==> job 3699 <==
==> flow/design.v (excerpt) <==
module fp32mult (
    input  wire [31:0] x1,
    input  wire [31:0] x2,
    input  wire        en,
    input  wire        rst,
    input  wire        clk,
    output wire [31:0] y,
    output wire        ready
);
    wire [31:0] x1_reg;
    wire [31:0] x2_reg;
    fullreg #(32) reg_x1 (.clk(clk), .rst(rst), .clr(1'b0), .en(en), .d(x1), .q(x1_reg));
    fullreg #(32) reg_x2 (.clk(clk), .rst(rst), .clr(1'b0), .en(en), .d(x2), .q(x2_reg));
    wire sign1 = x1_reg[31];
    wire sign2 = x2_reg[31];
    wire [7:0] exp1 = x1_reg[30:23];
    wire [7:0] exp2 = x2_reg[30:23];
    wire [23:0] mant1 = {1'b1, x1_reg[22:0]};  
    wire [23:0] mant2 = {1'b1, x2_reg[22:0]};
    wire sign_result = sign1 ^ sign2;
    wire [7:0] exp_sum;
      wire en_d1;
    wire en_d2;
    exp_adder_bias exp_add_inst (
        .exp1(exp1),
        .exp2(exp2),
        .exp_out(exp_sum)
    );
    wire [47:0] mant_product;
    mult24 mult_inst (
        .a(mant1),
        .b(mant2),
        .p(mant_product)
    );
    wire [7:0] exp_norm;
    exp_normalizer exp_norm_inst (
        .msb_mult(mant_product[47]),
        .exp_in(exp_sum),
        .exp_out(exp_norm)
    );
    wire [23:0] mant_norm;
    mantissa_normalizer mant_norm_inst (
        .mult_out(mant_product),
        .mant_out(mant_norm)
    );
    wire [31:0] result_comb;
    assign result_comb = {sign_result, exp_norm, mant_norm[22:0]};
    fullreg #(32) reg_out (
        .clk(clk),
        .rst(rst),
        .clr(1'b0),
        .en(en_d1),
        .d(result_comb),
        .q(y)
    );
    fullreg #(1) reg_en_stage1 (
        .clk(clk),
        .rst(rst),
        .clr(1'b0),
        .en(1'b1),
        .d(en),
        .q(en_d1)
    );
    fullreg #(1) reg_en_stage2 (
        .clk(clk),
        .rst(rst),
        .clr(1'b0),
        .en(1'b1),
        .d(en_d1),
        .q(en_d2)
    );
    assign ready = en_d2;
endmodule
==> flow/config.mk <==
export PLATFORM = sky130hd
export DESIGN_NAME = fp32mult
export DESIGN_NICKNAME = fp32mult
export VERILOG_FILES = /design/flow/design.v
export SDC_FILE = /design/flow/constraint.sdc
export NUM_CORES = 4
export LEC_CHECK = 0
export CAP_MARGIN = 20
export CORE_MARGIN = 2
export CORE_UTILIZATION = 72
export CTS_CLUSTER_DIAMETER = 144
export CTS_CLUSTER_SIZE = 82
export PLACE_DENSITY = 0.35
export SETUP_SLACK_MARGIN = -0.33
export SLEW_MARGIN = 20
==> flow/constraint.sdc <==
create_clock -name core_clock -period 6.81 [get_ports {clk}]
set_input_delay 1.3620 -clock core_clock [delete_from_list [all_inputs] [get_ports {clk}]]
set_output_delay 1.3620 -clock core_clock [all_outputs]
set_load 0.01 [all_outputs]
run.sh (not shown) runs the stock make flow with config.mk's settings and CLKGATE_MAP_FILE=.
==> inputs of job 8466, as changes to job 3699 <==
- CTS_CLUSTER_DIAMETER: 144 -> default
- CTS_CLUSTER_SIZE: 82 -> default
- MAX_ROUTING_LAYER: default -> met4
- PLACE_DENSITY: 0.35 -> default
- PLACE_DENSITY_LB_ADDON: default -> 0.06
- SETUP_SLACK_MARGIN: -0.33 -> default
==> flow/constraint.sdc (replaced) <==
create_clock -name core_clock -period 6.78 [get_ports {clk}]
set_input_delay 1.3560 -clock core_clock [delete_from_list [all_inputs] [get_ports {clk}]]
set_output_delay 1.3560 -clock core_clock [all_outputs]
set_load 0.01 [all_outputs]
==> results.txt <==
The layout was made with Yosys and OpenROAD.

The smallest setup slack after layout is -612 ps. The run did not pass the layout checks because of negative setup slack. The last timing report of the flow puts the setup violation total at 31. The run finished, with violations left.

The detailed router's first-iteration violation count is 1,947. The total routed wire length on the met1 layer is 23.4 mm. The global routing report lists met3 layer usage as 0.0718.
the above is filed under job 8466

==> results.txt <==
The layout was made with Yosys and OpenROAD.

The run finished, with violations left. The layout checks failed on negative setup slack. For this run, global-route usage on met3 was measured as 0.0518. The detailed router finished its first iteration with 1,518 violations. The final report lists the setup-violating endpoint count as 31. The smallest setup slack after layout is -624 ps.
the above is filed under job 3699



==> run F: inputs <==
==> flow/design.v <==
module fullreg #(  parameter N = 16 )(
    input [N-1:0] d,
    output reg [N-1:0] q,
    input clk,
    input en,
    input clr,  
    input rst   
    );
always @(posedge clk,posedge rst) begin
    if(rst)
        q<=0;
    else    
    if(en==1)begin
        if(clr)
            q<=0;
        else
            q<=d;
    end
end
endmodule
module exp_adder_bias (
    input  wire [7:0] exp1,    
    input  wire [7:0] exp2,    
    output wire [7:0] exp_out  
);
    wire [8:0] sum;            
    wire [8:0] sum_minus_bias;
    assign sum = exp1 + exp2;
    assign sum_minus_bias = sum - 9'd127;
    assign exp_out = sum_minus_bias[7:0];
endmodule
module exp_normalizer (
    input  wire        msb_mult,    
    input  wire [7:0]  exp_in,      
    output wire [7:0]  exp_out      
);
    assign exp_out = msb_mult ? (exp_in + 8'd1) : exp_in;
endmodule
module mantissa_normalizer (
    input  wire [47:0] mult_out,    
    output wire [23:0] mant_out     
);
    assign mant_out = mult_out[47] ? 
                      mult_out[47:24] : 
                      mult_out[46:23];
endmodule
module mult24 (
    input  wire [23:0] a,    
    input  wire [23:0] b,    
    output wire [47:0] p     
);
    assign p = $unsigned(a) * $unsigned(b);
endmodule
module fp32mult (
    input  wire [31:0] x1,
    input  wire [31:0] x2,
    input  wire        en,
    input  wire        rst,
    input  wire        clk,
    output wire [31:0] y,
    output wire        ready
);
    wire [31:0] x1_reg;
    wire [31:0] x2_reg;
    fullreg #(32) reg_x1 (.clk(clk), .rst(rst), .clr(1'b0), .en(en), .d(x1), .q(x1_reg));
    fullreg #(32) reg_x2 (.clk(clk), .rst(rst), .clr(1'b0), .en(en), .d(x2), .q(x2_reg));
    wire sign1 = x1_reg[31];
    wire sign2 = x2_reg[31];
    wire [7:0] exp1 = x1_reg[30:23];
    wire [7:0] exp2 = x2_reg[30:23];
    wire [23:0] mant1 = {1'b1, x1_reg[22:0]};  
    wire [23:0] mant2 = {1'b1, x2_reg[22:0]};
    wire sign_result = sign1 ^ sign2;
    wire [7:0] exp_sum;
      wire en_d1;
    wire en_d2;
    exp_adder_bias exp_add_inst (
        .exp1(exp1),
        .exp2(exp2),
        .exp_out(exp_sum)
    );
    wire [47:0] mant_product;
    mult24 mult_inst (
        .a(mant1),
        .b(mant2),
        .p(mant_product)
    );
    wire [7:0] exp_norm;
    exp_normalizer exp_norm_inst (
        .msb_mult(mant_product[47]),
        .exp_in(exp_sum),
        .exp_out(exp_norm)
    );
    wire [23:0] mant_norm;
    mantissa_normalizer mant_norm_inst (
        .mult_out(mant_product),
        .mant_out(mant_norm)
    );
    wire [31:0] result_comb;
    assign result_comb = {sign_result, exp_norm, mant_norm[22:0]};
    fullreg #(32) reg_out (
        .clk(clk),
        .rst(rst),
        .clr(1'b0),
        .en(en_d1),
        .d(result_comb),
        .q(y)
    );
    fullreg #(1) reg_en_stage1 (
        .clk(clk),
        .rst(rst),
        .clr(1'b0),
        .en(1'b1),
        .d(en),
        .q(en_d1)
    );
    fullreg #(1) reg_en_stage2 (
        .clk(clk),
        .rst(rst),
        .clr(1'b0),
        .en(1'b1),
        .d(en_d1),
        .q(en_d2)
    );
    assign ready = en_d2;
endmodule
==> flow/run.sh <==
#!/bin/bash
# the make line also repeats each setting of config.mk as NAME=value (left out here)
make -C /OpenROAD-flow-scripts/flow DESIGN_CONFIG=/design/flow/config.mk WORK_HOME=/design/flow/orfs CLKGATE_MAP_FILE= finish
==> flow/config.mk <==
export PLATFORM = sky130hd
export DESIGN_NAME = fp32mult
export DESIGN_NICKNAME = fp32mult
export VERILOG_FILES = /design/flow/design.v
export SDC_FILE = /design/flow/constraint.sdc
export NUM_CORES = 4
export LEC_CHECK = 0
export ABC_AREA = 1
export CAP_MARGIN = 35
export CORE_MARGIN = 2
export CORE_UTILIZATION = 41
export CTS_CLUSTER_DIAMETER = 366
export CTS_CLUSTER_SIZE = 100
export GPL_ROUTABILITY_DRIVEN = 1
export MIN_ROUTING_LAYER = met1
export PLACE_DENSITY = 0.83
export SETUP_SLACK_MARGIN = 3.53
export SLEW_MARGIN = 20
export TNS_END_PERCENT = 10
==> flow/constraint.sdc <==
create_clock -name core_clock -period 12.4 [get_ports {clk}]
set_input_delay 2.4800 -clock core_clock [delete_from_list [all_inputs] [get_ports {clk}]]
set_output_delay 2.4800 -clock core_clock [all_outputs]
set_load 0.01 [all_outputs]
==> run G (differences from run F) <==
- ABC_AREA: 1 -> not set
- CAP_MARGIN: 35 -> 20
- CORE_UTILIZATION: 41 -> 65
- CTS_CLUSTER_DIAMETER: 366 -> not set
- CTS_CLUSTER_SIZE: 100 -> not set
- GPL_ROUTABILITY_DRIVEN: 1 -> not set
- MIN_ROUTING_LAYER: met1 -> not set
- PLACE_DENSITY: 0.83 -> not set
- SETUP_SLACK_MARGIN: 3.53 -> not set
- TNS_END_PERCENT: 10 -> not set
==> flow/constraint.sdc (replaced) <==
create_clock -name core_clock -period 6.78 [get_ports {clk}]
set_input_delay 1.3560 -clock core_clock [delete_from_list [all_inputs] [get_ports {clk}]]
set_output_delay 1.3560 -clock core_clock [all_outputs]
set_load 0.01 [all_outputs]
==> summary of the runs <==
Run G finished but fails on setup timing. Run F finished with timing, DRC and antenna clean. Between run F and run G, the lower utilization is in run F (gap 35 points). Of run F and run G, run F has the higher synthesized cell count (gap 29%, measured against run G). Clock-buffer cell count is the same in run G and run F. Critical path depth: run G is lower than run F (1). Of run F and run G, run F has the higher sequential share of layout area (gap 0.22 points). Against run G, the die area of run F is higher by 69%. Global-route usage: run F is lower than run G (16 points). Against run G, the worst hold slack of run F is worse by 0.018 ns. Of run F and run G, run G has the higher non-clock buffer count (gap 230).
==> figures <==
| item | run G | run F |
|---|---|---|
| Min Clock Period, post-route | 7.14 ns | 7.20 ns |
| Number of stages on the worst setup path | 26 | 27 |
| Slowest Stage Delay on Critical Path | 0.54 ns | 0.84 ns |
| Final setup skew | 0.0131 ns | 0.0230 ns |
| Met1 capacity usage during global routing | 46.4% | 28.3% |
| Number of antenna violations at the first check in global routing | 3 | 0 |
| HP Start | reg_out.q[25]$_DFFE_PP0P_ | reg_out.q[15]$_DFFE_PP0P_ |
| Post-Syn Instances | 2454 | 3165 |
| Initial DRC Count | 1186 | 1661 |
| Detailed-route wire length | 66100 um | 63800 um |
| Setup total negative slack | -5.42 ns | 0 ns |
| Well tap count | 455 | 773 |
| Core Footprint | 0.0345 mm^2 | 0.0589 mm^2 |
| Yosys top cell area share | 42.6% | 39.6% |
| Count of unique library cells instantiated by Yosys | 72 | 36 |
| Number of warnings in the stage logs | 31 | 27 |
| Status | finished with violations | timing/DRC/antenna clean |
| Layout check failures | setup timing | - |
| Fmax achieved | 140 MHz | 139 MHz |
| Net count of the mapped netlist | 3186 | 3897 |
| Final area over synthesized area | 1.223x | 1.098x |
